===== design/flow/design.v =====
module pc_counter(
		input clk,
		input reset,
		input [31:0] next_addr,
		output reg [31:0] current,
		input hazardStall);
	always @(posedge clk) begin
		if (reset == 1)
			current <= 32'h00003000;
		else if (hazardStall == 0)
			current <= next_addr;
	end
endmodule
module alu( output reg[31:0] aluresult, output zero,
            input[3:0] operation, input[31:0] data_a, input [31:0] data_b );
  assign zero = (aluresult == 32'b0);
  always @(*) begin
    case (operation)
      4'b0000: begin  
        aluresult = data_a & data_b;
      end
      4'b0001: begin  
        aluresult = data_a | data_b;
      end
      4'b0010: begin  
        aluresult = data_a + data_b;
      end
      4'b0110: begin  
        aluresult = data_a - data_b;
      end
      4'b0111: begin  
        if  
          ((data_a[31] == 1) && (data_b [31] == 0))
          begin
          aluresult = 1;
        end
       else if  
          ((data_b[31] == 1) && (data_a [31] == 0))
          begin
          aluresult = 0;
        end
        else  
        begin
          aluresult =  data_a < data_b ? 1 : 0;
      end
      end
      4'b1100: begin  
        aluresult = ~( data_a  | data_b );
      end
      default: begin
        aluresult = data_a + data_b;
      end
    endcase
  end
endmodule
module mux32_2_1(
	input s,
	input [31:0] in0,
	input [31:0] in1,
	output reg [31:0] out
	);
	always @(*)
		if (s==1) begin
			out = in1;
		end
		else begin
			out = in0;
		end
endmodule
module InstructionFetch(
    input clk,
		input reset,
		output [31:0] inst_addr,
		input [31:0] aluAddresult,
		output [31:0] instr_add_4,
		input pcSrc,
		input hazardStall,  
		input jump,
		input [31:0] jumpMux1
		);
	wire [31:0] next_addr;
	pc_counter pc_counter(
	    .clk (clk),
			.reset    (reset   ), 	 
			.next_addr    (next_addr), 	 
			.current  (inst_addr),	 
			.hazardStall(hazardStall));
	wire [31:0] mux2mux;
	mux32_2_1 mux32_2_1_b (
			.s    (pcSrc   ),  
			.in0  (instr_add_4 ),   
			.in1  (aluAddresult ),  
			.out  (mux2mux ));  
	alu aluPLus4 (
			.aluresult  (instr_add_4),  
			.zero       (      ), 		
			.operation  (4'b0010 ), 	 
			.data_a     (inst_addr), 	 
			.data_b     (32'd4    ));		 
  mux32_2_1 mux32_2_1_j (
			.s    (jump   ),  
			.in0  (mux2mux ),   
			.in1  (jumpMux1),  
			.out  (next_addr ));  
endmodule
module IFIDPipeReg(
		input reset,
		input[31:0] instr_add_4,
		output reg [31:0] IFIDinstr_add_4,
		input[31:0] instr,
		output reg [31:0] IFIDinstr,
		input ifFlush,  
		input stall,
		input clk);  
	always @(posedge clk)
	begin
		if (reset == 1) begin
			IFIDinstr <= 32'h0000;
		end
		else if (stall == 1) begin
			IFIDinstr <= IFIDinstr;
		end
		else if (ifFlush == 1) begin
			IFIDinstr <= 32'h0000;
		end
		else begin
			IFIDinstr_add_4 <= instr_add_4;
			IFIDinstr <= instr;
		end
	end
endmodule
module controlunit ( output reg regdest, output reg jump, output reg branch, output reg memread,
                     output reg memtoreg, output reg memwrite, output reg alusrc, output reg regwrite,
                     output reg[1:0] aluop, input [5:0] opcode );
  always @(*) begin
    {regdest, alusrc, memtoreg, regwrite, memread, memwrite, branch, jump, aluop}=10'b0000000000;
    case (opcode)
      6'b000000: begin  
        regdest = 1;
        regwrite = 1;
        aluop = 2'b10;
      end
      6'b100011: begin  
        alusrc = 1;
        memtoreg = 1;
        regwrite = 1;
        memread = 1;
      end
      6'b101011: begin  
        alusrc = 1;
	   memwrite = 1;
      end
      6'b000100: begin  
        branch = 1;
        aluop = 2'b01;
      end
      6'b001000: begin  
        regwrite = 1;
	alusrc = 1;
      end
      6'b001001: begin  
        regwrite = 1;
	   alusrc = 1;
      end
      6'b000010: begin  
        jump = 1;
      end
    endcase
  end
endmodule
module sign_extend(
	input [15:0] extendMe,
	output reg [31:0] extended);
	always @(*)
		begin if
				(extendMe[15] == 0)
			extended =  {16'b0000000000000000, extendMe};
		else
			extended =  {16'b1111111111111111, extendMe};
		end
endmodule
module shiftleft2(
	input [29:0] shiftMe,
	output reg [31:0] shifted);
	always @(*) begin
		shifted = {shiftMe[29:0], 2'b00};
	end
endmodule
module combineSLPC4(
	input [3:0] aluPlus4,
	input [25:0] instr,
	output reg [31:0] out
	);
	always @(*) begin
		out = {aluPlus4, instr, 2'b00};
	end
endmodule
module reg_file(
input [4:0] readReg1, readReg2, writeReg,
input [31:0] writeData,
input regWrite, clk,
output reg [31:0] readData1, readData2
);
reg [31:0] regFile [31:0];
always @(*) begin
	if (readReg1 == 0)
		readData1 = 0;
	else if (regWrite && writeReg == readReg1)
		readData1 = writeData;
	else
		readData1 = regFile[readReg1];
	if (readReg2 == 0)
		readData2 = 0;
	else if (regWrite && writeReg == readReg2)
		readData2 = writeData;
	else
		readData2 = regFile[readReg2];
end
always @(posedge clk) begin
	if (regWrite && writeReg != 0)
		regFile[writeReg] <= writeData;
end
endmodule
module comparator(
		input [31:0] readData1,
		input [31:0] readData2,
		output reg IFFlush,
		input [5:0] IFIDinstr,
		output reg PCSrc,
		output reg jump,
		output zero
		);
	alu alu (
			.aluresult  (  ),
			.zero       (zero      ),
			.operation  (4'b0110 ),
			.data_a     (readData1    ),
			.data_b     (readData2    ));
	always @(*) begin
    case (IFIDinstr)
      6'b000010: begin
		IFFlush = 1;
		PCSrc = 0;
		jump = 1;
      end
      6'b000100: begin  
		IFFlush = zero;
		PCSrc = zero;
		jump = 0;
      end
      default: begin
        IFFlush = 0;
		PCSrc = 0;
		jump = 0;
      end
    endcase
  end
endmodule
module andGate(input in0, input in1, output reg out);
	always @(*) begin
		if ((in0 == 1 ) && (in1 == 1))
				out = 1;
		else
			out = 0;
		end
endmodule
module InstructionDecode(
		input [31:0] IFIDinstr,
		input [31:0] IFIDinstr_add_4,
		output [31:0] aluAddresult,
		input [4:0] writeReg,
		input [31:0] writeData,
		input regWrite,
		input clk,
		input stall,
		output [31:0] readData1,
		output [31:0] data_out,
		output ifflush,
		output pcSrc,
		output [31:0] signExtended,
		output jump,
		output [31:0] aluAddB
		);
	wire [31:0] branchOffset;
	sign_extend sign_extend (
			.extendMe  (IFIDinstr[15:0]),  
			.extended  (signExtended));  
	shiftleft2 shiftleft2 (
			.shiftMe  (signExtended[29:0]),   
			.shifted  (branchOffset ));		 
	alu aluAdd (
			.aluresult  (aluAddresult ),  
			.zero       (      ),  
			.operation  (4'b0010),  
			.data_a     (IFIDinstr_add_4  ),   
			.data_b     (branchOffset    ));  
	combineSLPC4 combineSLPC4 (
		.aluPlus4  (IFIDinstr_add_4[31:28]),  
		.instr  (IFIDinstr[25:0] ),  
		.out  (aluAddB ));	 
	reg_file reg_file (
			.readReg1   (IFIDinstr[25:21]),  
			.readReg2   (IFIDinstr[20:16]),  
			.writeReg   (writeReg  ),    
			.writeData  (writeData ),    
			.regWrite   (regWrite  ),    
			.clk        (clk       ),    
			.readData1  (readData1 ),    
			.readData2  (data_out ));   
	wire ifflushInternal, pcSrcAnd, jumpInternal, zero;
	comparator c1(
			.readData1 (readData1),
			.readData2 (data_out),
			.IFFlush (ifflushInternal),
			.IFIDinstr (IFIDinstr[31:26]),
			.PCSrc (pcSrcAnd),
			.jump (jumpInternal),
			.zero (zero));
	wire go = ~stall;
	andGate andGate (
		.in0  (ifflushInternal ),
		.in1  (go ),
		.out  (ifflush ));
	andGate andGate2 (
		.in0  (pcSrcAnd ),
		.in1  (go ),
		.out  (pcSrc ));
	andGate andGate3 (
		.in0  (jumpInternal ),
		.in1  (go ),
		.out  (jump ));
endmodule
module IDEXPipeReg(
	input reset,
	input bubble,
	input regdestID,
	input mem_readID,
	input memtoregID,
	input MemWriteSafe,
	input alusrcID,
	input RegWriteHazardSafe,
	input [1:0] aluopID,
	output reg regdest,
	output reg mem_readEX,
	output reg memtoregEX,
	output reg MemWriteSafeEX,
	output reg alusrc,
	output reg RegWriteHazardSafeEX,
	output reg [1:0] aluop,
	input  [31:0] readData1ID,
	input  [31:0] readData2ID,
	output reg [31:0] readData1EX,
	output reg  [31:0] readData2EX,
	input [31:0] extendedID,
	output reg [31:0] extendedEX,
	input [31:0] IFIDinstr,
	output reg [31:0] IDEXinstr,
	input clk);
	always @(posedge clk)
	begin
		if (reset == 1 || bubble == 1) begin
			mem_readEX <= 0;
			MemWriteSafeEX <= 0;
			RegWriteHazardSafeEX <= 0;
		end
		else begin
			mem_readEX <= mem_readID;
			MemWriteSafeEX <= MemWriteSafe;
			RegWriteHazardSafeEX <= RegWriteHazardSafe;
		end
		regdest <= regdestID;
		memtoregEX <= memtoregID;
		alusrc <= alusrcID;
		aluop <= aluopID;
		readData1EX <= readData1ID;
		readData2EX <= readData2ID;
		extendedEX <= extendedID;
		IDEXinstr <= IFIDinstr;
	end
endmodule
module alu_control(input[1:0] aluop, input[5:0] funct, output reg[3:0] operation );
  always @(*) begin
    if (aluop == 2'b00)
      operation = 4'b0010;       
    else if (aluop == 2'b01)
      operation = 4'b0110;       
    else if (aluop == 2'b10 && funct == 6'b100000)
      operation = 4'b0010;       
    else if (aluop[1] == 1 && funct == 6'b100010)
      operation = 4'b0110;        
    else if (aluop == 2'b10 && funct == 6'b100100)
      operation = 4'b0000;       
    else if (aluop == 2'b10 && funct== 6'b100101)
      operation = 4'b0001;       
    else if (aluop == 2'b10 && funct == 6'b101010)
      operation = 4'b0111;       
    else
      operation = 4'b0010;       
  end
endmodule
module mux4_4_1(
		input [31:0] IDEX,
		input [31:0] EXMEM,
		input [31:0] MEMWB,
		input [1:0] s,
		output reg [31:0] aluInput);
	always @(*)
	    case (s)
     2'b10 : begin 
        aluInput = EXMEM;
      end
     2'b01 : begin 
        aluInput = MEMWB;
      end
     default : begin 
        aluInput = IDEX;
      end
	    endcase
endmodule
module mux4_2_1(
		input [4:0] in0,
		input [4:0] in1,
		input s,
		output reg [4:0] out);
	always @(*)
		if (s==1) begin
			out = in1;
	 end
	 else begin
			out = in0;
	 end
endmodule
module execute(
		input [1:0] alu_op,
		output [31:0] data_addrEXMEM,
		input [31:0] IDEXreadData1,
		input [31:0] IDEXreadData2,
		input [31:0] EXMEMresult,
		input [31:0] MEMWBresult,
		input [31:0] IDEXsignExtended,
		input [31:0] IDEXinstr,
		input alu_src,
		input [1:0] fwdA,
		input [1:0] fwdB,
		input regdest,
		output [4:0] writeReg,
		output [31:0] fwdBMux
		);
	wire [3:0] operation;
	alu_control alu_control (
			.aluop      (alu_op),   
			.funct      (IDEXinstr[5:0]     ),  
			.operation  (operation ));  
	wire [31:0] readData1;
	wire [31:0] readData2;
	mux4_4_1 fwdmuxa (
			.IDEX      (IDEXreadData1     ),
			.EXMEM     (EXMEMresult       ),
			.MEMWB     (MEMWBresult       ),
			.s         (fwdA        ),
			.aluInput  (readData1 ));
	mux4_4_1 fwdmuxb (
			.IDEX      (IDEXreadData2     ),
			.EXMEM     (EXMEMresult       ),
			.MEMWB     (MEMWBresult       ),
			.s         (fwdB        ),
			.aluInput  (fwdBMux ));
	mux32_2_1 mux32_2_1 (
			.s    (alu_src   ),
			.in0  (fwdBMux ),
			.in1  (IDEXsignExtended ),
			.out  (readData2 ));
	alu aluMain (
			.aluresult  (data_addrEXMEM),
			.zero       (      ),
			.operation  (operation ),
			.data_a     (readData1    ),
			.data_b     (readData2    ));
	mux4_2_1 mux4_2_1 (
			.in0  (IDEXinstr[20:16]),
			.in1  (IDEXinstr[15:11]),
			.s    (regdest),
			.out  (writeReg));
endmodule
module EXMEMPipeReg(
		input reset,
		input [4:0] writeRegEX,
		input [31:0] data_addrEX,
		input [31:0] writeDataEX,
		input mem_readEX, memwrite,
		input RegWriteEx, memtoregEX,
		output reg [4:0] writeRegMEM,
		output reg [31:0] data_addr,
		output reg [31:0] writeData,
		output reg mem_read, mem_write,
		output reg RegWriteMem, memtoregMEM,
		input clk);
	always @(posedge clk) begin
		if (reset == 1) begin
			mem_read <= 0;
			mem_write <= 0;
			RegWriteMem <= 0;
		end
		else begin
			mem_read <= mem_readEX;
			mem_write <= memwrite;
			RegWriteMem <= RegWriteEx;
		end
		writeRegMEM <= writeRegEX;
		data_addr <= data_addrEX;
		writeData <= writeDataEX;
		memtoregMEM <= memtoregEX;
	end
endmodule
module MEMWBPipeReg(
	input reset,
	input [31:0] read_data,
	input [31:0] data_addr,
	input [4:0] writeRegMem,
	input regWriteMem,
	input memtoregMem,
	output reg [31:0] read_dataIF,
	output reg [31:0] data_addrIF,
	output reg [4:0] writeRegMemIF,
	output reg regWrite,
	output reg memtoreg,
	input clk);
	always @(posedge clk) begin
		if (reset == 1)
			regWrite <= 0;
		else
			regWrite <= regWriteMem;
		data_addrIF <= data_addr;
		memtoreg <= memtoregMem;
		writeRegMemIF <= writeRegMem;
		read_dataIF <= read_data;
	end
endmodule
module HazardDetector(
		input [4:0] IDEXinstrRt2016,
		input [4:0] IFIDinstrRs2521,
		input [4:0] IFIDinstrRt2016,
		input IDEXMemRead,
		input IDbranch,
		input IDEXRegWrite,
		input [4:0] IDEXWriteReg,
		input EXMEMRegWrite,
		input [4:0] EXMEMWriteReg,
		output reg stall,
		input RegWrite,
		input MemWrite,
		output reg RegWriteSafe,
		output reg MemWriteSafe);
	reg loadUse, branchWait;
	always @(*) begin
		loadUse = (IDEXMemRead == 1) &&
			((IDEXinstrRt2016 == IFIDinstrRs2521) || (IDEXinstrRt2016 == IFIDinstrRt2016));
		branchWait = (IDbranch == 1) && (
			((IDEXRegWrite == 1) && (IDEXWriteReg != 0) &&
			 ((IDEXWriteReg == IFIDinstrRs2521) || (IDEXWriteReg == IFIDinstrRt2016))) ||
			((EXMEMRegWrite == 1) && (EXMEMWriteReg != 0) &&
			 ((EXMEMWriteReg == IFIDinstrRs2521) || (EXMEMWriteReg == IFIDinstrRt2016))));
		stall = loadUse || branchWait;
		if (stall) begin
			RegWriteSafe = 0;
			MemWriteSafe = 0;
		end
		else begin
			RegWriteSafe = RegWrite;
			MemWriteSafe = MemWrite;
		end
	end
endmodule
module ForwardingUnit(
		input [4:0] IDEXinstrRt2016,
		input [4:0] IDEXinstrRs2521,
		input EXMEMRegWrite,
		input [4:0] EXMEMRegRd1511,
		input MEMWBRegWrite,
		input [4:0] MEMWBRegRd1511,
		output reg [1:0] fwdA,
		output reg [1:0] fwdB
		);
	always @(*)
	begin
		fwdA = 2'b00;
		fwdB = 2'b00;
		if ((EXMEMRegWrite == 1) && (EXMEMRegRd1511 != 0)) begin
			if (EXMEMRegRd1511 == IDEXinstrRs2521) begin
				fwdA = 2'b10;
			end
			if (EXMEMRegRd1511 == IDEXinstrRt2016) begin
				fwdB = 2'b10;
			end
		end
		if ((EXMEMRegWrite == 0) || (EXMEMRegRd1511 == 0 || EXMEMRegRd1511 != IDEXinstrRs2521)) begin
			if ((MEMWBRegWrite == 1) && (MEMWBRegRd1511 != 0)) begin
				if (MEMWBRegRd1511 == IDEXinstrRs2521) begin
					fwdA = 2'b01;
				end
			end
		end
		if ((EXMEMRegWrite == 0) || (EXMEMRegRd1511 == 0 || EXMEMRegRd1511 != IDEXinstrRt2016)) begin
			if ((MEMWBRegWrite == 1) && (MEMWBRegRd1511 != 0)) begin
				if (MEMWBRegRd1511 == IDEXinstrRt2016) begin
					fwdB = 2'b01;
				end
			end
		end
	end
endmodule
module pipelineProcessor(
	input clk,
	input reset,
	output [31:0]  inst_addr,
	input  [31:0]  instr,
	output [31:0]  data_addr,
	output  [31:0]  data_out,
	output        mem_read,
	output          mem_write,
	input  [31:0]  data_in
	);
	wire [31:0] instr_add_4;
	wire [31:0] aluAddresult;
	wire [31:0] IFIDinstr;
	wire [31:0] jumpMux1;
	wire pcSrc, jump, stall, ifFlush;
	InstructionFetch InstructionFetch (
	  .clk   (clk),
		.reset         (reset        ),
		.inst_addr     (inst_addr    ),
		.aluAddresult  (aluAddresult ),
		.instr_add_4   (instr_add_4  ),
		.pcSrc         (pcSrc        ),
		.hazardStall	(stall ),
		.jump         (jump),
		.jumpMux1     (jumpMux1));
	wire [31:0] IFIDinstr_add_4;
	IFIDPipeReg IFIDPipeReg (
		.reset            (reset           ),
		.instr_add_4      (instr_add_4     ),
		.IFIDinstr_add_4  (IFIDinstr_add_4 ),
		.instr            (instr           ),
		.IFIDinstr        (IFIDinstr       ),
		.ifFlush          (ifFlush         ),
		.stall            (stall           ),
		.clk              (clk             ));
	wire [1:0] aluopID;
	wire regdestID, jumpID, branchID, mem_readID, memtoregID, MemWriteHazard;
	wire alusrcID, RegWriteHazard;
	controlunit controlunit (
		.regdest   (regdestID  ),
		.jump      (jumpID     ),
		.branch    (branchID   ),
		.memread   (mem_readID  ),
		.memtoreg  (memtoregID ),
		.memwrite  (MemWriteHazard ),
		.alusrc    (alusrcID   ),
		.regwrite  (RegWriteHazard ),
		.aluop     (aluopID    ),
		.opcode    (IFIDinstr[31:26]   ));
	wire [31:0] readData1ID;
	wire [31:0] readData2ID;
	wire [31:0] signExtended;
	wire [4:0] writeReg;
	wire [31:0] writeData;
	wire regWrite;
	InstructionDecode InstructionDecode (
		.IFIDinstr        (IFIDinstr       ),
		.IFIDinstr_add_4  (IFIDinstr_add_4 ),
		.aluAddresult     (aluAddresult    ),
		.writeReg         (writeReg        ),
		.writeData        (writeData       ),
		.regWrite         (regWrite        ),
		.clk              (clk             ),
		.stall            (stall           ),
		.readData1        (readData1ID       ),
		.data_out         (readData2ID        ),
		.ifflush          (ifFlush         ),
		.pcSrc            (pcSrc           ),
		.signExtended     (signExtended    ),
		.jump 			  (jump)			,
		.aluAddB		  (jumpMux1));
	wire [31:0] extendedEX;
	wire [31:0] IDEXreadData1, IDEXreadData2, IDEXinstr2;
	wire [1:0] alu_op;
	wire regdest, mem_readEX, memtoregEX, mem_writeEX, alusrc, RegWriteEx;
	wire RegWriteSafe, MemWriteSafe;
	IDEXPipeReg IDEXPipeReg (
		.reset                 (reset                ),
		.bubble                (stall                ),
		.regdestID             (regdestID            ),
		.mem_readID            (mem_readID           ),
		.memtoregID            (memtoregID           ),
		.MemWriteSafe          (MemWriteSafe         ),
		.alusrcID              (alusrcID             ),
		.RegWriteHazardSafe    (RegWriteSafe  		 ),
		.aluopID               (aluopID              ),
		.regdest               (regdest              ),
		.mem_readEX            (mem_readEX           ),
		.memtoregEX            (memtoregEX           ),
		.MemWriteSafeEX        (mem_writeEX       ),
		.alusrc                (alusrc               ),
		.RegWriteHazardSafeEX  (RegWriteEx		 ),
		.aluop                 (alu_op                ),
		.readData1ID           (readData1ID          ),
		.readData2ID           (readData2ID          ),
		.readData1EX           (IDEXreadData1          ),
		.readData2EX           (IDEXreadData2          ),
		.extendedID            (signExtended           ),
		.extendedEX            (extendedEX           ),
		.IFIDinstr			   (IFIDinstr			  ),
		.IDEXinstr				(IDEXinstr2			  ),
		.clk                   (clk                  ));
	wire [31:0] data_addrEX;
	wire [1:0] fwdA, fwdB;
	wire [4:0] writeRegEX;
	wire [31:0] writeDataEX;
	execute execute (
		.alu_op            (alu_op           ),
		.data_addrEXMEM    (data_addrEX   ),
		.IDEXreadData1     (IDEXreadData1    ),
		.IDEXreadData2     (IDEXreadData2    ),
		.EXMEMresult       (data_addr      ),
		.MEMWBresult       (writeData      ),
		.IDEXsignExtended  (extendedEX  ),
		.IDEXinstr         (IDEXinstr2        ),
		.alu_src           (alusrc          ),
		.fwdA              (fwdA             ),
		.fwdB              (fwdB             ),
		.regdest           (regdest          ),
		.writeReg          (writeRegEX       ),
		.fwdBMux		   (writeDataEX		));
	wire [4:0] writeRegMEM;
	wire RegWriteMem, memtoregMEM;
	EXMEMPipeReg EXMEMPipeReg (
		.reset        (reset       ),
		.writeRegEX   (writeRegEX  ),
		.data_addrEX  (data_addrEX ),
		.writeDataEX  (writeDataEX ),
		.mem_readEX   (mem_readEX  ),
		.memwrite     (mem_writeEX    ),
		.RegWriteEx   (RegWriteEx  ),
		.memtoregEX   (memtoregEX  ),
		.writeRegMEM  (writeRegMEM ),
		.data_addr    (data_addr   ),
		.writeData    (data_out   ),
		.mem_read     (mem_read    ),
		.mem_write    (mem_write   ),
		.RegWriteMem  (RegWriteMem ),
		.memtoregMEM  (memtoregMEM ),
		.clk          (clk         ));
	wire [31:0] read_dataIF, data_addrIF;
	wire memtoreg;
	MEMWBPipeReg MEMWBPipeReg (
		.reset          (reset         ),
		.read_data      (data_in     ),
		.data_addr      (data_addr     ),
		.writeRegMem    (writeRegMEM   ),
		.regWriteMem    (RegWriteMem  ),
		.memtoregMem    (memtoregMEM   ),
		.read_dataIF    (read_dataIF   ),
		.data_addrIF    (data_addrIF   ),
		.writeRegMemIF  (writeReg ),
		.regWrite       (regWrite      ),
		.memtoreg       (memtoreg      ),
		.clk            (clk           ));
	mux32_2_1 mux32_2_1data (
		.s    (memtoreg   ),
		.in0  (data_addrIF ),
		.in1  (read_dataIF ),
		.out  (writeData ));
	HazardDetector HazardDetector (
		.IDEXinstrRt2016  (IDEXinstr2[20:16] ),
		.IFIDinstrRs2521  (IFIDinstr[25:21] ),
		.IFIDinstrRt2016  (IFIDinstr[20:16] ),
		.IDEXMemRead      (mem_readEX     ),
		.IDbranch         (branchID        ),
		.IDEXRegWrite     (RegWriteEx      ),
		.IDEXWriteReg     (writeRegEX      ),
		.EXMEMRegWrite    (RegWriteMem     ),
		.EXMEMWriteReg    (writeRegMEM     ),
		.stall            (stall           ),
		.RegWrite         (RegWriteHazard        ),
		.MemWrite         (MemWriteHazard        ),
		.RegWriteSafe     (RegWriteSafe    ),
		.MemWriteSafe     (MemWriteSafe    ));
	ForwardingUnit ForwardingUnit (
		.IDEXinstrRt2016  (IDEXinstr2[20:16] ),
		.IDEXinstrRs2521  (IDEXinstr2[25:21] ),
		.EXMEMRegWrite    (RegWriteMem   ),
		.EXMEMRegRd1511   (writeRegMEM  ),
		.MEMWBRegWrite    (regWrite   ),
		.MEMWBRegRd1511   (writeReg  ),
		.fwdA             (fwdA            ),
		.fwdB             (fwdB            ));
endmodule

===== design/flow/run.sh =====
#!/bin/bash
# the make line also repeats each setting of config.mk as NAME=value (left out here)
make -C /OpenROAD-flow-scripts/flow DESIGN_CONFIG=/design/flow/config.mk WORK_HOME=/design/flow/orfs CLKGATE_MAP_FILE= finish

===== design/flow/config.mk =====
export PLATFORM = sky130hd
export DESIGN_NAME = pipelineProcessor
export DESIGN_NICKNAME = pipelineProcessor
export VERILOG_FILES = /design/flow/design.v
export SDC_FILE = /design/flow/constraint.sdc
export NUM_CORES = 4
export LEC_CHECK = 0
export CAP_MARGIN = 25
export CELL_PAD_IN_SITES_DETAIL_PLACEMENT = 2
export CELL_PAD_IN_SITES_GLOBAL_PLACEMENT = 3
export CORE_ASPECT_RATIO = 1.21
export CORE_MARGIN = 2
export CORE_UTILIZATION = 32
export HOLD_SLACK_MARGIN = 0.12
export PLACE_DENSITY = 0.42
export SLEW_MARGIN = 30

===== design/flow/constraint.sdc =====
create_clock -name core_clock -period 5.35 [get_ports {clk}]
set_input_delay 1.0700 -clock core_clock [delete_from_list [all_inputs] [get_ports {clk}]]
set_output_delay 1.0700 -clock core_clock [all_outputs]
set_load 0.01 [all_outputs]

==> flow_summary_export.csv, run 1 <==
group,metric,value,unit
outcome,status,"failed layout checks",
outcome,failed_checks,"negative setup slack",
power,p_seq,13.8,mW
place,routabilityCongestion,0.8015,
yosys,synth.logic.top_family,"multiplexers",
routing,drt_iter0_drc,3115,
sta,max_freq,162.0,MHz
layout,fin_area,0.08993,sq mm
cts,clk_pin_slew_worst_paths,60,ps
worst_setup_path,crit_path_end_kind,"flop",
yosys,synth_top_cell_by_area,"edfxtp_1",
die,die_h,510.9,um
power,ir_drop,0.3164,mV
yosys,yosys-top-cells-area,"edfxtp_1 47%, mux4_2 21%, dfxtp_1 9.3%",
worst_setup_path,required,6040,ps
sta,tightest_slew,1037,ps
worst_setup_path,critical_path_class,"flop to flop",
worst_setup_path,path_depth,27,
run,warnings,99,
yosys,edf_count,1056,
cts,insertion_delay,850,ps
routing,wirelength,278300,um
power,p_comb_share,31.9,%
yosys,synth.most_common_cell,"edfxtp_1",
worst_hold_path,min_to,"MEMWBPipeReg.memtoreg",
cts,ctsHtreeMaxLevel,4,
routing,drt-pass1-iter-count,5,
worst_setup_path,worst_setup_path_start_kind,"flop",
power,power.share.sequential,37.3,%
layout,layout.area.seq,0.03808,sq mm
yosys,synth.avg_cell_area,14.95,sq um
worst_setup_path,reg2reg_depth,27,
die,die_x,422.9,um
die,ios,164,
global_routing,antenna_found_initial,8,
global_routing,met3_usage,2.694,%
worst_hold_path,min_path_type,"flop to flop",
sta,relSlewSlack,30.89,%
global_routing,grt_max_degree,64,
die,fp_util,32.08,%
power,maxPowerGroup,"sequential cells",
die,rows,186,
layout,logic_area,0.03053,sq mm
global_routing,grt_use_met2,43.58,%
worst_setup_path,worstPathBufferInverterCount,8,
routing,drc,0,
yosys,ys_seq_elements,1372,
sta,finalClockPeriodUsage,115.4,%
yosys,top_cell_area_share,46.67,%
worst_setup_path,reg2reg_to,"InstructionFetch.pc_counter.current[28]",
worst_setup_path,cp_max_fo,6,
yosys,mux_share,22.84,%
sta,fin_skew,52.82,ps
die,core,0.2118,sq mm
yosys,syn_inst,4544,
routing,via_per_inst,5.500,
worst_setup_path,arrival,6860,ps
yosys,xor_share,1.652,%
routing,wire_per_inst,32.41,um
die,die_area,0.2161,sq mm
power,swShare,32.40,%
sta,rsz0062_at_grt,"yes",
worst_setup_path,cp_slowest_cell,"mux4_2",
cts,cts_buffers,159,
worst_setup_path,r2r_slack,-820,ps
power,powerClk,11.4,mW
global_routing,grt_pass1_vias,50910,
yosys,dominantRegCellSynth,"edfxtp_1",
power,power_frac_clock,30.8,%
yosys,synthAoiAreaFrac,7.916,%
cts,clockRootBuffer,"clkbuf_16",
sta,drv_slew,0,
yosys,yosys.area_share.adder,3.071,%
sta,setup_violations,116,
power,powerComb,11.8,mW
global_routing,grt_usage,25.21,%
global_routing,grt_overflow,0,
worst_setup_path,cpLargestDelayFamily,"multiplexers",
sta,hold_violations,0,
yosys,ys_warn_count,19,
power,p_per_area,410.7,mW/mm^2
yosys,synth_area,0.06795,sq mm
worst_setup_path,cp-endpoint,"InstructionFetch.pc_counter.current[28]",
layout,syn2layout_area_growth,32.36,%
place,pre_cts_ws,-1421,ps
place,dp_hpwl,187600,um
routing,vias,47230,
global_routing,gr-usage-met1,34.13,%
sta,setup_slack,-824.3,ps
routing,ant_nets,0,
yosys,synthDistinctLibCells,91,
cts,cts_tree,"built",
power,p_int,24.97,mW
layout,final_nets,5867,
yosys,yosysSeqAreaShare,55.98,%
run,drv_cap,0,
cts,cts_buffer_depth,3,
sta,fin_crit,6174,ps
power,power.leakage,31.67,nW
global_routing,busiest_layer,"met2",
worst_hold_path,hold_depth,0,
power,switchingPower,11.97,mW
yosys,simple_gate_share,5.557,%
place,dpl_cell_area,0.08038,sq mm
layout,n_fill_cell,20460,
worst_setup_path,crit_path_max_incr_delay,560,ps
cts,clock_sinks,1372,
yosys,top_cells_by_count,"1056 x edfxtp_1, 637 x mux4_2, 316 x dfxtp_1, 265 x nor2_1, 222 x clkbuf_1",
global_routing,grt_pass1_wl,390500,um
place,io_buffers,163,
yosys,ys_area,0.06795,sq mm
worst_hold_path,hold_start,"EXMEMPipeReg.memtoregMEM",
yosys,async_flop_share,0,%
yosys,ys_cells,4544,
[per-layer routing]
| layer | part of all wire, % | vias to the layer above |
|---|---|---|
| li1 | - | 20280 |
| met1 | 44 | 25670 |
| met2 | 51 | 988 |
| met3 | 3.3 | 289 |
| met4 | 2.2 | 2 |
| met5 | 0.0065 | - |
[stage by stage]
step | hold WS, ps | power (mW) | setup TNS, ps | utilization (%) | std cells
after floorplan | 309.6 | 18.70 | -11090 | - | 4575
after detailed placement | 318.9 | 24.57 | -149300 | 37.95 | 8150
after global placement | 312.1 | 24.38 | -145180 | 37.89 | 8146
final | 316.8 | 36.94 | -81720 | 42.47 | 8587
after CTS | 326.9 | 36.27 | -81620 | 40.88 | 8472
after global routing | 340.9 | 38.49 | -104040 | 42.46 | 8585
[timing repair]
action | 4_1_cts | 5_1_grt
buffers inserted | 29 | 103
pin swaps | 11 | 162
gates resized | 98 | 485
hold buffers | 0 | 0
endpoints found under the hold margin | 0 | 0
gates cloned | 4 | 17
setup endpoints to repair | 125 | 128
[cell type report]
cell class              instances  share of cell area (%)
well taps                    2820                   3.923
inverters                     199                  0.8334
repair buffers               1214                   12.96
multi-input cells            2690                   33.94
diodes                          3                0.008347
clock inverters                96                   1.343
flip-flops and latches       1372                   42.34
clock buffers                 193                   4.657
==> run 2: changes to the inputs <==
Settings changed: CAP_MARGIN 25 to 10, CELL_PAD_IN_SITES_DETAIL_PLACEMENT 2 to 1, CELL_PAD_IN_SITES_GLOBAL_PLACEMENT 3 to unset, CORE_ASPECT_RATIO 1.21 to unset, CORE_UTILIZATION 32 to 40, CTS_CLUSTER_SIZE set to 25, HOLD_SLACK_MARGIN 0.12 to unset, PLACE_DENSITY 0.42 to unset, SLEW_MARGIN 30 to 20.
Clock period 5.35 ns to 9.0 ns, I/O delays scaled along.
==> run 2 against run 1 <==
Against the previous run:
- now clean on timing, DRC and antenna
- die size decreased by 20%
- final cell count fell by 18%
- area after synthesis did not move
- critical path depth shrank 4
- global-route usage about the same
- flip-flop count did not move
- fmax shrank 19%
- register-to-register slack improved by 2200 ps
- via count shrank 6.6%
- combinational power decreased by 61%
- clock skew is 2.8 ps lower
- total power fell by 49%
- critical endpoint is now InstructionFetch.pc_counter.current[22]
- highest routed layer unchanged
==> flow_summary_export.csv, run 2 <==
group,metric,value,unit
sta,fin_crit,7655,ps
power,ir_drop,0.2264,mV
power,maxPowerGroup,"sequential cells",
worst_setup_path,crit_path_end_kind,"flop",
worst_hold_path,hold_start,"IDEXPipeReg.memtoregEX",
global_routing,antenna_found_initial,8,
global_routing,grt_pass1_wl,320200,um
sta,drv_slew,0,
routing,vias,44110,
die,rows,151,
routing,drt_iter0_drc,5064,
run,warnings,94,
sta,finalClockPeriodUsage,85.06,%
sta,setup_violations,0,
outcome,status,"timing/DRC/antenna clean",
power,power_frac_clock,32.5,%
yosys,ys_cells,4544,
routing,wirelength,219100,um
cts,insertion_delay,840,ps
worst_setup_path,cp-endpoint,"InstructionFetch.pc_counter.current[22]",
worst_setup_path,required,9650,ps
cts,cts_setup_buffers,0,
die,ios,164,
power,powerComb,4.58,mW
layout,final_nets,4911,
place,dpl_cell_area,0.07253,sq mm
power,p_per_area,245.1,mW/mm^2
power,p_seq,8.24,mW
yosys,synth_top_cell_by_area,"edfxtp_1",
power,powerClk,6.16,mW
power,finalPower,18.98,mW
yosys,synth_area,0.06795,sq mm
cts,ctsHoldBuffers,0,
layout,syn2layout_area_growth,13.97,%
cts,ctsHtreeMaxLevel,4,
cts,clock_sinks,1372,
worst_setup_path,cp_slowest_cell,"dfxtp_4",
sta,rsz0062_at_grt,"no",
cts,cts_buffers,150,
worst_setup_path,cp_max_fo,34,
sta,tightest_slew,1142,ps
sta,fin_skew,49.97,ps
worst_setup_path,worstPathBufferInverterCount,4,
worst_setup_path,path_depth,23,
worst_setup_path,r2r_slack,1340,ps
cts,cts_buffer_depth,3,
worst_setup_path,worst_setup_path_start_kind,"flop",
power,power.share.sequential,43.4,%
die,core,0.1691,sq mm
global_routing,grt_max_degree,71,
yosys,edf_count,1056,
die,die_area,0.1732,sq mm
power,swShare,31.49,%
die,die_h,416.2,um
global_routing,grt_overflow,0,
worst_setup_path,path_cells,"buf_12, buf_12, mux4_2, mux4_2, mux2i_1, nand2_1, o21ai_0, or2_2, ha_1, nand2_1, o211ai_1, o221ai_1, a2111oi_2, nand4_1, nor4_1, nand4_1, nor4b_4, and2_1, buf_4, nor3_4, buf_4, a221oi_1, a21oi_1",
routing,drc,0,
routing,via_per_inst,6.284,
worst_setup_path,reg2reg_depth,23,
yosys,synth.avg_cell_area,14.95,sq um
run,drv_cap,0,
worst_setup_path,critical_path_class,"flop to flop",
yosys,synthAoiAreaFrac,7.916,%
place,io_buffers,163,
worst_hold_path,hold_depth,0,
sta,max_freq,130.6,MHz
place,routabilityCongestion,0.9124,
yosys,top_cells_by_count,"1056 x edfxtp_1, 637 x mux4_2, 316 x dfxtp_1, 265 x nor2_1, 222 x clkbuf_1",
routing,wire_per_inst,31.22,um
worst_setup_path,crit_path_max_incr_delay,710,ps
power,power.leakage,25.85,nW
routing,ant_nets,0,
worst_setup_path,reg2reg_to,"InstructionFetch.pc_counter.current[22]",
cts,cts_resized,0,
yosys,xor_share,1.652,%
sta,tns,0,ps
yosys,top_cell_area_share,46.67,%
yosys,synthDistinctLibCells,91,
worst_setup_path,arrival,8300,ps
yosys,syn_inst,4544,
yosys,yosys.area_share.adder,3.071,%
power,switchingPower,5.975,mW
yosys,yosysSeqAreaShare,55.98,%
yosys,async_flop_share,0,%
cts,clk_pin_slew_worst_paths,60,ps
global_routing,grt_usage,25.24,%
routing,drt-pass1-iter-count,5,
yosys,mux_share,22.84,%
yosys,synth.logic.top_family,"multiplexers",
sta,relSlewSlack,23.57,%
sta,hold_ws,326.6,ps
die,die_x,416.2,um
cts,clockRootBuffer,"clkbuf_16",
yosys,ys_warn_count,19,
die,fp_util,40.18,%
power,p_comb_share,24.1,%
worst_setup_path,cpLargestDelayFamily,"simple AND/OR/NAND/NOR gates",
global_routing,grt_pass1_vias,45690,
yosys,simple_gate_share,5.557,%
cts,cts_tree,"built",
place,dp_hpwl,139100,um
power,p_int,13.00,mW
yosys,ys_seq_elements,1372,
layout,fin_area,0.07744,sq mm
worst_hold_path,min_path_type,"flop to flop",
worst_hold_path,min_to,"EXMEMPipeReg.memtoregMEM",
yosys,yosys-top-cells-area,"edfxtp_1 47%, mux4_2 21%, dfxtp_1 9.3%",
sta,hold_violations,0,
yosys,synth.most_common_cell,"edfxtp_1",
yosys,ys_area,0.06795,sq mm
yosys,dominantRegCellSynth,"edfxtp_1",
run 2: cell type report:
| type | count | area (sq um) |
|---|---|---|
| inverter | 199 | 747.0 |
| antenna | 1 | 2.502 |
| clock buffer | 197 | 4156 |
| fill | 16430 | 91660 |
| multi-input combinational | 2690 | 28310 |
| timing repair buffer | 267 | 2633 |
| tap | 2218 | 2775 |
| sequential | 1372 | 38070 |
| clock inverter | 76 | 739.5 |
run 2: layer usage:
metal  track usage (%)  wire length [um]  up-vias
met5                 0                19        -
li1                  -                 -    18350
met2             41.39            106600     2140
met4             7.877              6637        4
met3             4.574             18750      389
met1             34.18             87130    23230
run 2: metrics by stage:
| step | setup WS [ps] | std cells | utilization, % |
|---|---|---|---|
| detailed placement | 1369 | 6746 | 42.90 |
| global placement | 1496 | 6746 | 42.90 |
| CTS | 1323 | 7019 | 45.79 |
| finish | 1345 | 7020 | 45.80 |
| global route | 879.9 | 7019 | 45.79 |
| floorplan | 758.0 | 4575 | - |
==> run 3: changes to the inputs <==
Settings changed: CAP_MARGIN 10 to 20, CELL_PAD_IN_SITES_DETAIL_PLACEMENT 1 to unset, CORE_UTILIZATION 40 to 70, CTS_CLUSTER_SIZE 25 to 35, HOLD_SLACK_MARGIN set to 0.27, PLACE_DENSITY_LB_ADDON set to 0.0, SETUP_SLACK_MARGIN set to 1.5.
Clock period 9.0 ns to 5.27 ns, I/O delays scaled along.
==> run 3 against run 2 <==
Against the previous run:
- area after synthesis stayed put
- die size decreased by 43%
- synthesized cell count unchanged
- the run now fails in clock tree synthesis
==> flow_summary_export.csv, run 3 <==
group,metric,value,unit
outcome,status,"stopped before the end",
outcome,failed_stage,"clock tree synthesis",
outcome,error,"[ERROR DPL-0033] detailed placement checks failed during check placement.",
yosys,ys_seq_elements,1372,
place,io_buffers,163,
yosys,top_cells_by_count,"1056 x edfxtp_1, 637 x mux4_2, 316 x dfxtp_1, 265 x nor2_1, 222 x clkbuf_1",
die,rows,114,
yosys,mux_share,22.84,%
place,dp_hpwl,153600,um
yosys,dominantRegCellSynth,"edfxtp_1",
yosys,synthDistinctLibCells,91,
die,die_h,315.6,um
yosys,ys_cells,4544,
yosys,top_cell_area_share,46.67,%
yosys,synthAoiAreaFrac,7.916,%
yosys,xor_share,1.652,%
yosys,synth.logic.top_family,"multiplexers",
yosys,async_flop_share,0,%
yosys,yosys-top-cells-area,"edfxtp_1 47%, mux4_2 21%, dfxtp_1 9.3%",
place,placedCellCount,6464,
yosys,synth_top_cell_by_area,"edfxtp_1",
die,core,0.09642,sq mm
yosys,syn_inst,4544,
yosys,yosys.area_share.adder,3.071,%
place,dpl_cell_area,0.07739,sq mm
die,die_area,0.09958,sq mm
place,routabilityCongestion,0.9957,
die,fp_util,70.47,%
die,ios,164,
yosys,yosysSeqAreaShare,55.98,%
yosys,ys_warn_count,19,
yosys,synth.avg_cell_area,14.95,sq um
die,die_x,315.6,um
yosys,ys_area,0.06795,sq mm
place,pre_cts_ws,-1100,ps
yosys,synth.most_common_cell,"edfxtp_1",
yosys,edf_count,1056,
yosys,synth_area,0.06795,sq mm
yosys,simple_gate_share,5.557,%
==> run 4: changes to the inputs <==
Settings changed: ABC_AREA set to 1, CORE_UTILIZATION 70 to 72, CTS_CLUSTER_DIAMETER set to 393, CTS_CLUSTER_SIZE 35 to 99, HOLD_SLACK_MARGIN 0.27 to unset, PLACE_DENSITY set to 0.6, PLACE_DENSITY_LB_ADDON 0.0 to unset, SETUP_SLACK_MARGIN 1.5 to 0.61, TNS_END_PERCENT set to 10.
Clock period 5.27 ns to 4.54 ns, I/O delays scaled along.
==> run 4 against run 3 <==
Against the previous run:
- the flow stops in global routing
- die size grew 1.2%
- synthesized cell count is 71% higher
- area after synthesis is 4.1% higher
==> flow_summary_export.csv, run 4 <==
group,metric,value,unit
place,pre_cts_ws,-627.6,ps
yosys,synth.avg_cell_area,9.086,sq um
yosys,dominantRegCellSynth,"edfxtp_1",
yosys,top_cells_by_count,"1608 x o21ai_0, 1056 x edfxtp_1, 793 x a21oi_1, 784 x nor2_1, 668 x nand2_1",
yosys,async_flop_share,0,%
yosys,synthDistinctLibCells,67,
place,dpl_cell_area,0.08071,sq mm
yosys,mux_share,0.3362,%
yosys,yosys.area_share.adder,2.952,%
yosys,simple_gate_share,11.45,%
yosys,synth_area,0.07070,sq mm
die,die_area,0.1007,sq mm
cts,clockRootBuffer,"clkbuf_16",
place,dp_hpwl,176500,um
yosys,edf_count,1056,
die,die_h,317.4,um
place,io_buffers,163,
cts,ctsHtreeMaxLevel,1,
yosys,ys_warn_count,19,
outcome,failed_stage,"global routing",
yosys,syn_inst,7782,
cts,cts_buffer_depth,3,
cts,ctsHoldBuffers,0,
yosys,ys_seq_elements,1372,
yosys,top_cell_area_share,44.85,%
yosys,xor_share,1.375,%
cts,cts_buffers,17,
yosys,synth_top_cell_by_area,"edfxtp_1",
cts,clock_sinks,1372,
yosys,ys_area,0.07070,sq mm
yosys,synthAoiAreaFrac,23.38,%
outcome,status,"stopped before the end",
yosys,yosys-top-cells-area,"edfxtp_1 45%, o21ai_0 11%, dfxtp_1 8.9%",
die,rows,114,
yosys,synth.logic.top_family,"AND-OR/OR-AND gates",
place,routabilityCongestion,1.024,
die,ios,164,
die,fp_util,72.90,%
die,core,0.09699,sq mm
yosys,synth.most_common_cell,"o21ai_0",
yosys,yosysSeqAreaShare,53.80,%
yosys,ys_cells,7782,
die,die_x,317.4,um
-- run 4: per-stage QoR --
step	std cells	util (%)
after CTS	9785	87.29
after detailed placement	9638	83.21
after global placement	9638	83.21
after floorplan	7813	-
-- run 4: what timing repair did --
item,CTS
pin swaps,138
setup endpoints to repair,134
gates resized,476
gates cloned,36
setup buffers,82
==> run 5: changes to the inputs <==
Settings changed: ABC_AREA 1 to 0, CAP_MARGIN 20 to 15, CELL_PAD_IN_SITES_GLOBAL_PLACEMENT set to 3, CORE_MARGIN 2 to 5, CORE_UTILIZATION 72 to 65, CTS_CLUSTER_DIAMETER 393 to unset, CTS_CLUSTER_SIZE 99 to 22, GPL_ROUTABILITY_DRIVEN set to 1, HOLD_SLACK_MARGIN set to 0.06, PLACE_DENSITY 0.6 to unset, PLACE_DENSITY_LB_ADDON set to 0.23, SETUP_SLACK_MARGIN 0.61 to unset, SLEW_MARGIN 20 to 40, TNS_END_PERCENT 10 to 45.
Clock period 4.54 ns to 12.3 ns, I/O delays scaled along.
==> run 5 against run 4 <==
Against the previous run:
- area after synthesis decreased by 3.9%
- die size increased by 10%
- the flow stops in global placement without I/O
- synthesized cell count decreased by 42%
==> flow_summary_export.csv, run 5 <==
group,metric,value,unit
outcome,status,"stopped before the end",
outcome,failed_stage,"global placement without I/O",
outcome,error,"[ERROR FLW-0024] Place density exceeds 1.0 (current PLACE_DENSITY_LB_ADDON =  0.23). Please check if the value of  PLACE_DENSITY_LB_ADDON is between 0 and 0.99.",
yosys,synth.most_common_cell,"edfxtp_1",
yosys,synth_area,0.06795,sq mm
yosys,ys_area,0.06795,sq mm
die,die_h,333.3,um
yosys,yosysSeqAreaShare,55.98,%
die,die_area,0.1111,sq mm
yosys,ys_cells,4544,
yosys,edf_count,1056,
yosys,synthAoiAreaFrac,7.916,%
yosys,synth.logic.top_family,"multiplexers",
yosys,ys_seq_elements,1372,
yosys,yosys-top-cells-area,"edfxtp_1 47%, mux4_2 21%, dfxtp_1 9.3%",
yosys,yosys.area_share.adder,3.071,%
yosys,async_flop_share,0,%
die,die_x,333.3,um
yosys,xor_share,1.652,%
yosys,synth.avg_cell_area,14.95,sq um
yosys,syn_inst,4544,
yosys,dominantRegCellSynth,"edfxtp_1",
yosys,mux_share,22.84,%
die,core,0.1036,sq mm
die,rows,118,
yosys,simple_gate_share,5.557,%
yosys,ys_warn_count,19,
die,fp_util,65.56,%
yosys,synth_top_cell_by_area,"edfxtp_1",
yosys,synthDistinctLibCells,91,
yosys,top_cell_area_share,46.67,%
yosys,top_cells_by_count,"1056 x edfxtp_1, 637 x mux4_2, 316 x dfxtp_1, 265 x nor2_1, 222 x clkbuf_1",
==> run 6: changes to the inputs <==
Settings changed: ABC_AREA 0 to unset, CAP_MARGIN 15 to 20, CELL_PAD_IN_SITES_GLOBAL_PLACEMENT 3 to unset, CORE_MARGIN 5 to 2, CORE_UTILIZATION 65 to 68, CTS_CLUSTER_DIAMETER set to 88, CTS_CLUSTER_SIZE 22 to unset, GPL_ROUTABILITY_DRIVEN 1 to unset, GPL_TIMING_DRIVEN set to 1, HOLD_SLACK_MARGIN 0.06 to unset, PLACE_DENSITY set to 0.6, PLACE_DENSITY_LB_ADDON 0.23 to unset, SLEW_MARGIN 40 to 15, TNS_END_PERCENT 45 to unset.
Clock period 12.3 ns to 13.8 ns, I/O delays scaled along.
==> run 6 against run 5 <==
Against the previous run:
- now clean on timing, DRC and antenna
- die size decreased by 7.8%
- area after synthesis unchanged
- synthesized cell count stayed put
==> flow_summary_export.csv, run 6 <==
group,metric,value,unit
power,p_comb_share,24.1,%
power,power_frac_clock,31.8,%
yosys,simple_gate_share,5.557,%
cts,cts_resized,0,
yosys,yosys-top-cells-area,"edfxtp_1 47%, mux4_2 21%, dfxtp_1 9.3%",
routing,wire_per_inst,35.35,um
power,switchingPower,3.832,mW
worst_setup_path,cpLargestDelayFamily,"AND-OR/OR-AND gates",
yosys,yosys.area_share.adder,3.071,%
power,p_per_area,161.3,mW/mm^2
layout,n_fill_cell,5534,
yosys,async_flop_share,0,%
yosys,mux_share,22.84,%
die,ios,164,
layout,syn2layout_area_growth,11.21,%
sta,max_freq,110.4,MHz
power,p_int,8.354,mW
routing,vias,45890,
cts,ctsHtreeMaxLevel,4,
cts,cts_buffer_depth,3,
run,warnings,106,
sta,setup_violations,0,
worst_setup_path,cp_max_fo,34,
routing,drc,0,
cts,clockRootBuffer,"clkbuf_16",
place,io_buffers,163,
yosys,synth.logic.top_family,"multiplexers",
sta,fin_crit,9058,ps
die,die_x,320.1,um
sta,tightest_slew,1137,ps
worst_setup_path,cp-endpoint,"InstructionFetch.pc_counter.current[24]",
worst_setup_path,path_cells,"buf_4, buf_4, mux4_2, mux4_2, mux2i_1, nand2_1, o21ai_0, or2_2, ha_1, nand2_1, o21ai_0, a21boi_0, a2111oi_0, o211ai_1, a21oi_1, o2111ai_1, nor4b_4, and2_1, buf_4, nor2_1, a221oi_1, a211oi_1",
sta,relSlewSlack,23.38,%
power,p_seq,5.36,mW
die,die_h,320.1,um
yosys,syn_inst,4544,
cts,clk_pin_slew_worst_paths,60,ps
worst_hold_path,min_path_type,"flop to flop",
place,routabilityCongestion,0.9851,
power,powerClk,3.88,mW
yosys,xor_share,1.652,%
power,ir_drop,0.1907,mV
layout,final_nets,4876,
worst_setup_path,r2r_slack,4740,ps
layout,layout.area.seq,0.03807,sq mm
worst_setup_path,reg2reg_depth,22,
yosys,top_cell_area_share,46.67,%
routing,drt_iter0_drc,7104,
worst_setup_path,crit_path_max_incr_delay,950,ps
sta,tns,0,ps
yosys,synth.most_common_cell,"edfxtp_1",
sta,drv_slew,0,
cts,clock_sinks,1372,
yosys,synth.avg_cell_area,14.95,sq um
yosys,yosysSeqAreaShare,55.98,%
yosys,edf_count,1056,
worst_setup_path,worst_setup_path_start_kind,"flop",
worst_setup_path,worstPathBufferInverterCount,3,
worst_hold_path,min_to,"MEMWBPipeReg.memtoreg",
yosys,dominantRegCellSynth,"edfxtp_1",
worst_setup_path,path_depth,22,
routing,via_per_inst,7.593,
worst_setup_path,cp_slowest_cell,"a2111oi_0",
outcome,status,"timing/DRC/antenna clean",
die,die_area,0.1025,sq mm
sta,fin_skew,36.86,ps
yosys,synth_top_cell_by_area,"edfxtp_1",
die,fp_util,68.84,%
sta,rsz0062_at_grt,"no",
power,powerComb,2.94,mW
yosys,top_cells_by_count,"1056 x edfxtp_1, 637 x mux4_2, 316 x dfxtp_1, 265 x nor2_1, 222 x clkbuf_1",
global_routing,antenna_found_initial,9,
worst_setup_path,critical_path_class,"flop to flop",
yosys,ys_seq_elements,1372,
cts,cts_tree,"built",
global_routing,grt_pass1_vias,45550,
yosys,ys_cells,4544,
global_routing,grt_overflow,0,
die,core,0.09871,sq mm
power,swShare,31.45,%
global_routing,grt_max_degree,142,
routing,drt-pass1-iter-count,5,
yosys,synthAoiAreaFrac,7.916,%
sta,finalClockPeriodUsage,65.63,%
worst_hold_path,hold_depth,0,
routing,ant_nets,0,
sta,hold_violations,0,
cts,cts_buffers,139,
worst_setup_path,crit_path_end_kind,"flop",
routing,wirelength,213700,um
worst_setup_path,cpMostUsedCell,"buf_4",
global_routing,grt_pass1_wl,310500,um
yosys,synth_area,0.06795,sq mm
yosys,synthDistinctLibCells,91,
global_routing,grt_usage,42.13,%
power,maxPowerGroup,"sequential cells",
die,rows,115,
cts,insertion_delay,790,ps
cts,ctsHoldBuffers,0,
power,power.share.sequential,44.0,%
worst_setup_path,required,14410,ps
place,dp_hpwl,120700,um
worst_setup_path,reg2reg_to,"InstructionFetch.pc_counter.current[24]",
yosys,ys_warn_count,19,
power,power.leakage,25.49,nW
worst_setup_path,arrival,9660,ps
run,drv_cap,0,
yosys,ys_area,0.06795,sq mm
cts,cts_setup_buffers,0,
worst_hold_path,hold_start,"EXMEMPipeReg.memtoregMEM",
layout,logic_area,0.02831,sq mm
power,finalPower,12.19,mW
-- run 6: stage by stage --
stage                     hold slack [ps]  instances  setup slack [ps]  utilization (%)  instance area [sq um]
final                               331.0       6044              4742            76.56                  75570
after global routing                344.5       6042              4257            76.55                  75560
after CTS                           333.2       6042              4915            76.55                  75560
after detailed placement            317.8       5791              5003            71.94                  71010
after global placement              313.0       5791              5019            71.94                  71010
after floorplan                     309.6       4575              5558                -                  68060
-- run 6: cell type report --
class / count / area share [%]
clock buffers: 171 / 4.899
diodes: 2 / 0.006623
repair buffers: 243 / 3.013
inverters: 199 / 0.9885
multi-input cells: 2690 / 37.46
clock inverters: 80 / 1.121
well taps: 1287 / 2.131
flip-flops and latches: 1372 / 50.38
-- run 6: per-layer routing --
metal  up-vias  wire length, um  GRT usage, %
met5         -               52             0
met4         8            11780         20.14
met3       757            31190         12.33
met2      3940            98780         64.78
met1     22880            71870         56.05
li1      18300                -             -
==> run 7: changes to the inputs <==
Settings changed: ABC_AREA set to 1, CAP_MARGIN 20 to 0, CELL_PAD_IN_SITES_DETAIL_PLACEMENT set to 1, CELL_PAD_IN_SITES_GLOBAL_PLACEMENT set to 1, CORE_ASPECT_RATIO set to 1.1, CORE_MARGIN 2 to 7, CORE_UTILIZATION 68 to 40, CTS_CLUSTER_DIAMETER 88 to unset, CTS_CLUSTER_SIZE set to 13, GPL_ROUTABILITY_DRIVEN set to 0, PLACE_DENSITY 0.6 to unset, SETUP_SLACK_MARGIN set to 1.4, SLEW_MARGIN 15 to 20.
Clock period 13.8 ns to 7.69 ns, I/O delays scaled along.
==> run 7 against run 6 <==
Against the previous run:
- total power up 87%
- first-iteration DRC count down 21%
- register-to-register slack worse by 3100 ps
- die size up 84%
- sequential share of layout area down 2.8 points
- clock power up about 90%
- core utilization down 31 points
- sequential power up about 80%
- critical path depth up 6
- non-clock buffer count up 73
- highest routed layer unchanged
- critical path type unchanged
==> flow_summary_export.csv, run 7 <==
group,metric,value,unit
worst_hold_path,min_path_type,"flop to flop",
routing,drt_iter0_drc,5599,
yosys,ys_cells,7782,
global_routing,grt_usage,30.83,%
cts,cts_buffer_depth,3,
sta,hold_violations,0,
global_routing,grt_max_degree,159,
power,ir_drop,0.2509,mV
worst_setup_path,worstPathBufferInverterCount,5,
routing,drt-pass1-iter-count,5,
sta,setup_violations,0,
yosys,ys_warn_count,19,
cts,clk_pin_slew_worst_paths,60,ps
die,core,0.1753,sq mm
sta,max_freq,166.2,MHz
worst_setup_path,cp_slowest_cell,"dfxtp_4",
power,p_seq,9.66,mW
worst_setup_path,r2r_slack,1670,ps
run,warnings,117,
power,power.leakage,29.15,nW
place,io_buffers,163,
power,powerClk,7.39,mW
yosys,yosys-top-cells-area,"edfxtp_1 45%, o21ai_0 11%, dfxtp_1 8.9%",
global_routing,grt_pass1_wl,436000,um
worst_setup_path,crit_path_end_kind,"flop",
yosys,top_cell_area_share,44.85,%
yosys,synth.logic.top_family,"AND-OR/OR-AND gates",
routing,via_per_inst,6.160,
worst_hold_path,min_to,"MEMWBPipeReg.memtoreg",
power,switchingPower,7.838,mW
die,die_h,455.0,um
yosys,synth_top_cell_by_area,"edfxtp_1",
power,powerComb,5.76,mW
layout,n_fill_cell,19920,
yosys,xor_share,1.375,%
routing,ant_nets,0,
cts,ctsHtreeMaxLevel,4,
sta,drv_slew,0,
sta,tightest_slew,1192,ps
power,maxPowerGroup,"sequential cells",
routing,drc,0,
die,ios,164,
global_routing,grt_pass1_vias,63690,
cts,cts_tree,"built",
routing,wirelength,305700,um
power,p_comb_share,25.3,%
sta,relSlewSlack,20.56,%
cts,clock_sinks,1372,
yosys,dominantRegCellSynth,"edfxtp_1",
sta,finalClockPeriodUsage,78.23,%
worst_setup_path,crit_path_max_incr_delay,630,ps
die,die_area,0.1887,sq mm
worst_setup_path,worst_setup_path_start_kind,"flop",
yosys,synth_area,0.07070,sq mm
global_routing,antenna_found_initial,18,
power,p_per_area,285.3,mW/mm^2
power,swShare,34.37,%
cts,clockRootBuffer,"clkbuf_16",
worst_setup_path,critical_path_class,"flop to flop",
die,rows,161,
cts,insertion_delay,840,ps
yosys,synth.most_common_cell,"o21ai_0",
die,fp_util,40.34,%
yosys,mux_share,0.3362,%
die,die_x,414.9,um
yosys,edf_count,1056,
global_routing,grt_overflow,0,
cts,cts_buffers,154,
yosys,async_flop_share,0,%
yosys,yosysSeqAreaShare,53.80,%
yosys,synthDistinctLibCells,67,
power,power.share.sequential,42.3,%
worst_setup_path,cp_max_fo,91,
worst_setup_path,arrival,6770,ps
routing,vias,62470,
power,p_int,14.97,mW
routing,wire_per_inst,30.14,um
yosys,synth.avg_cell_area,9.086,sq um
place,dp_hpwl,181400,um
worst_hold_path,hold_start,"EXMEMPipeReg.memtoregMEM",
sta,tns,0,ps
power,power_frac_clock,32.4,%
worst_setup_path,cp-endpoint,"InstructionFetch.pc_counter.current[13]",
sta,fin_skew,36.82,ps
worst_setup_path,reg2reg_to,"InstructionFetch.pc_counter.current[13]",
worst_setup_path,cpLargestDelayFamily,"simple AND/OR/NAND/NOR gates",
sta,rsz0062_at_grt,"no",
layout,final_nets,7960,
worst_setup_path,reg2reg_depth,28,
worst_hold_path,hold_depth,0,
yosys,synthAoiAreaFrac,23.38,%
yosys,syn_inst,7782,
yosys,ys_seq_elements,1372,
yosys,yosys.area_share.adder,2.952,%
sta,fin_crit,6016,ps
worst_setup_path,cpMostUsedCell,"nand2_1",
yosys,simple_gate_share,11.45,%
layout,syn2layout_area_growth,13.08,%
yosys,top_cells_by_count,"1608 x o21ai_0, 1056 x edfxtp_1, 793 x a21oi_1, 784 x nor2_1, 668 x nand2_1",
sta,setup_slack,1674,ps
outcome,status,"timing/DRC/antenna clean",
worst_setup_path,path_depth,28,
run,drv_cap,0,
place,pre_cts_ws,1300,ps
worst_setup_path,required,8440,ps
yosys,ys_area,0.07070,sq mm
sta,hold_ws,336.0,ps
## run 7: layout make-up
type | count | area, sq um | share of cell area [%]
clock buffer | 205 | 4200 | 5.253
sequential | 1372 | 38070 | 47.62
tap | 2282 | 2855 | 3.571
antenna | 2 | 5.005 | 0.006260
multi-input combinational | 5224 | 28310 | 35.41
inverter | 659 | 2572 | 3.217
timing repair inverter | 2 | 22.52 | 0.02817
timing repair buffer | 316 | 3178 | 3.975
clock inverter | 79 | 738.2 | 0.9233
## run 7: stage by stage
stage	instances	total power, mW	instance area (sq um)	util [%]
2_1_floorplan	7813	12.81	70820	-
5_1_grt	10140	23.63	79950	45.62
3_3_place_gp	9849	15.37	74790	42.67
4_1_cts	10130	22.83	79740	45.50
3_5_place_dp	9849	15.45	74790	42.67
6_report	10140	22.81	79950	45.62
## run 7: what timing repair did
action,4_1_cts,5_1_grt
resized,3,29
buffers inserted,0,3
pin swaps,0,1
hold buffers,0,0
endpoints found under the setup margin,53,113
gates cloned,0,3
## run 7: per-layer routing
metal  GRT usage [%]  up-vias  wire [um]
met1           40.24    31680     127700
met2           51.84     2489     143500
met3           5.518      626      22460
met5               0        -         57
li1                -    27670          -
met4           10.99       10      11920
==> run 8: changes to the inputs <==
Settings changed: ABC_AREA 1 to unset, CAP_MARGIN 0 to 20, CELL_PAD_IN_SITES_DETAIL_PLACEMENT 1 to unset, CELL_PAD_IN_SITES_GLOBAL_PLACEMENT 1 to unset, CORE_ASPECT_RATIO 1.1 to unset, CORE_MARGIN 7 to 2, CORE_UTILIZATION 40 to 59, CTS_CLUSTER_SIZE 13 to unset, GPL_ROUTABILITY_DRIVEN 0 to unset, GPL_TIMING_DRIVEN 1 to unset, SETUP_SLACK_MARGIN 1.4 to unset.
Clock period 7.69 ns to 5.91 ns, I/O delays scaled along.
==> run 8 against run 7 <==
Against the previous run:
- critical path type unchanged
- now fails the layout checks on negative setup slack
- non-clock buffer count is 589 higher
- critical endpoint is now IFIDPipeReg.IFIDinstr[27]
- final cell count is 32% lower
- routed wire length is 30% lower
- worst hold slack worse by 2.0 ps
- via count is 25% lower
- sequential power is 29% higher
==> flow_summary_export.csv, run 8 <==
group,metric,value,unit
power,ir_drop,0.3968,mV
yosys,synth_top_cell_by_area,"edfxtp_1",
layout,fin_area,0.08388,sq mm
die,rows,124,
power,maxPowerGroup,"sequential cells",
routing,drc,0,
sta,max_freq,165.4,MHz
sta,setup_violations,78,
cts,cts_buffer_depth,3,
place,io_buffers,163,
power,p_comb_share,29.2,%
worst_setup_path,crit_path_end_kind,"flop",
yosys,synth.avg_cell_area,14.95,sq um
die,die_area,0.1179,sq mm
cts,ctsHtreeMaxLevel,4,
worst_setup_path,reg2reg_depth,28,
worst_setup_path,cp-endpoint,"IFIDPipeReg.IFIDinstr[27]",
routing,wirelength,215300,um
global_routing,grt_usage,36.34,%
layout,layout.area.seq,0.03807,sq mm
die,die_h,343.4,um
sta,setup_slack,-134.9,ps
die,core,0.1143,sq mm
yosys,edf_count,1056,
place,dpl_cell_area,0.07634,sq mm
place,pre_cts_ws,-363.6,ps
global_routing,grt_pass1_vias,45750,
yosys,ys_cells,4544,
sta,rsz0062_at_grt,"yes",
layout,syn2layout_area_growth,23.44,%
yosys,async_flop_share,0,%
power,p_int,21.15,mW
worst_setup_path,cp_slowest_cell,"mux4_2",
power,p_per_area,364.8,mW/mm^2
cts,cts_tree,"built",
power,power.leakage,29.62,nW
yosys,top_cell_area_share,46.67,%
routing,ant_nets,0,
global_routing,grt_overflow,0,
die,fp_util,59.42,%
worst_hold_path,min_to,"EXMEMPipeReg.memtoregMEM",
cts,ctsHoldBuffers,0,
sta,tightest_slew,1188,ps
worst_setup_path,worstPathBufferInverterCount,9,
worst_setup_path,reg2reg_to,"IFIDPipeReg.IFIDinstr[27]",
yosys,synthDistinctLibCells,91,
power,powerClk,9.18,mW
yosys,synthAoiAreaFrac,7.916,%
yosys,ys_area,0.06795,sq mm
place,dp_hpwl,136400,um
worst_setup_path,cpMostUsedCell,"buf_6",
yosys,mux_share,22.84,%
yosys,ys_warn_count,19,
routing,drt_iter0_drc,5943,
layout,logic_area,0.02939,sq mm
worst_hold_path,hold_start,"IDEXPipeReg.memtoregEX",
global_routing,grt_max_degree,64,
yosys,xor_share,1.652,%
sta,drv_slew,0,
power,power.share.sequential,40.8,%
routing,via_per_inst,6.782,
worst_hold_path,min_path_type,"flop to flop",
yosys,synth.most_common_cell,"edfxtp_1",
worst_setup_path,required,6550,ps
power,p_seq,12.5,mW
cts,cts_buffers,144,
sta,finalClockPeriodUsage,102.3,%
sta,hold_violations,0,
yosys,yosys.area_share.adder,3.071,%
cts,clock_sinks,1372,
yosys,synth.logic.top_family,"multiplexers",
power,finalPower,30.59,mW
worst_setup_path,cpLargestDelayFamily,"simple AND/OR/NAND/NOR gates",
power,power_frac_clock,30.0,%
cts,clk_pin_slew_worst_paths,60,ps
worst_setup_path,critical_path_class,"flop to flop",
place,routabilityCongestion,0.9443,
yosys,dominantRegCellSynth,"edfxtp_1",
power,swShare,30.86,%
worst_setup_path,path_depth,28,
worst_setup_path,arrival,6680,ps
cts,clockRootBuffer,"clkbuf_16",
worst_setup_path,worst_setup_path_start_kind,"flop",
layout,n_fill_cell,7262,
worst_hold_path,hold_depth,0,
routing,wire_per_inst,31.04,um
global_routing,grt_pass1_wl,307500,um
power,powerComb,8.94,mW
die,ios,164,
global_routing,antenna_found_initial,3,
worst_setup_path,r2r_slack,-130,ps
sta,fin_crit,6045,ps
outcome,failed_checks,"negative setup slack",
layout,final_nets,5543,
yosys,yosysSeqAreaShare,55.98,%
worst_setup_path,cp_max_fo,6,
worst_setup_path,crit_path_max_incr_delay,520,ps
yosys,yosys-top-cells-area,"edfxtp_1 47%, mux4_2 21%, dfxtp_1 9.3%",
sta,fin_skew,32.80,ps
run,drv_cap,0,
yosys,top_cells_by_count,"1056 x edfxtp_1, 637 x mux4_2, 316 x dfxtp_1, 265 x nor2_1, 222 x clkbuf_1",
routing,drt-pass1-iter-count,6,
outcome,status,"failed layout checks",
yosys,ys_seq_elements,1372,
yosys,simple_gate_share,5.557,%
die,die_x,343.4,um
routing,vias,47040,
yosys,synth_area,0.06795,sq mm
yosys,syn_inst,4544,
cts,insertion_delay,810,ps
sta,relSlewSlack,20.58,%
run,warnings,98,
power,switchingPower,9.440,mW
run 8: timing repair:
| item | in CTS | in global routing |
|---|---|---|
| cloned | 12 | 12 |
| gates resized | 130 | 196 |
| endpoints found under the setup margin | 114 | 118 |
| hold endpoints to repair | 0 | 0 |
| buffers inserted | 33 | 62 |
| pin swaps | 49 | 70 |
run 8: routing by layer:
metal  wire [um]  track usage, %  vias up  part of all wire, %
met2      103800           58.67     2987                   48
met1       79360           49.13    23890                   37
li1            -               -    19650                    -
met5          11               0        -               0.0051
met4        8734           13.78        2                  4.1
met3       23390           7.632      514                   11
run 8: layout make-up:
class	instances	share of cell area (%)
clock inverter	81	1.007
timing repair buffer	905	10.71
tap	1512	2.255
antenna	1	0.002983
clock buffer	176	4.699
inverter	199	0.8906
sequential	1372	45.39
multi-input combinational	2690	35.04
run 8: per-stage QoR:
step	hold slack, ps	std cells	setup TNS, ps	util [%]
after detailed placement	321.8	6567	-31590	66.76
after CTS	336.6	6868	-2277	72.00
after global routing	334.3	6935	-21980	73.35
after floorplan	309.6	4575	0	-
after global placement	315.2	6566	-38410	66.74
final	334.0	6936	-3893	73.35
No activity file was given, so power comes from the tool's default toggle rates.
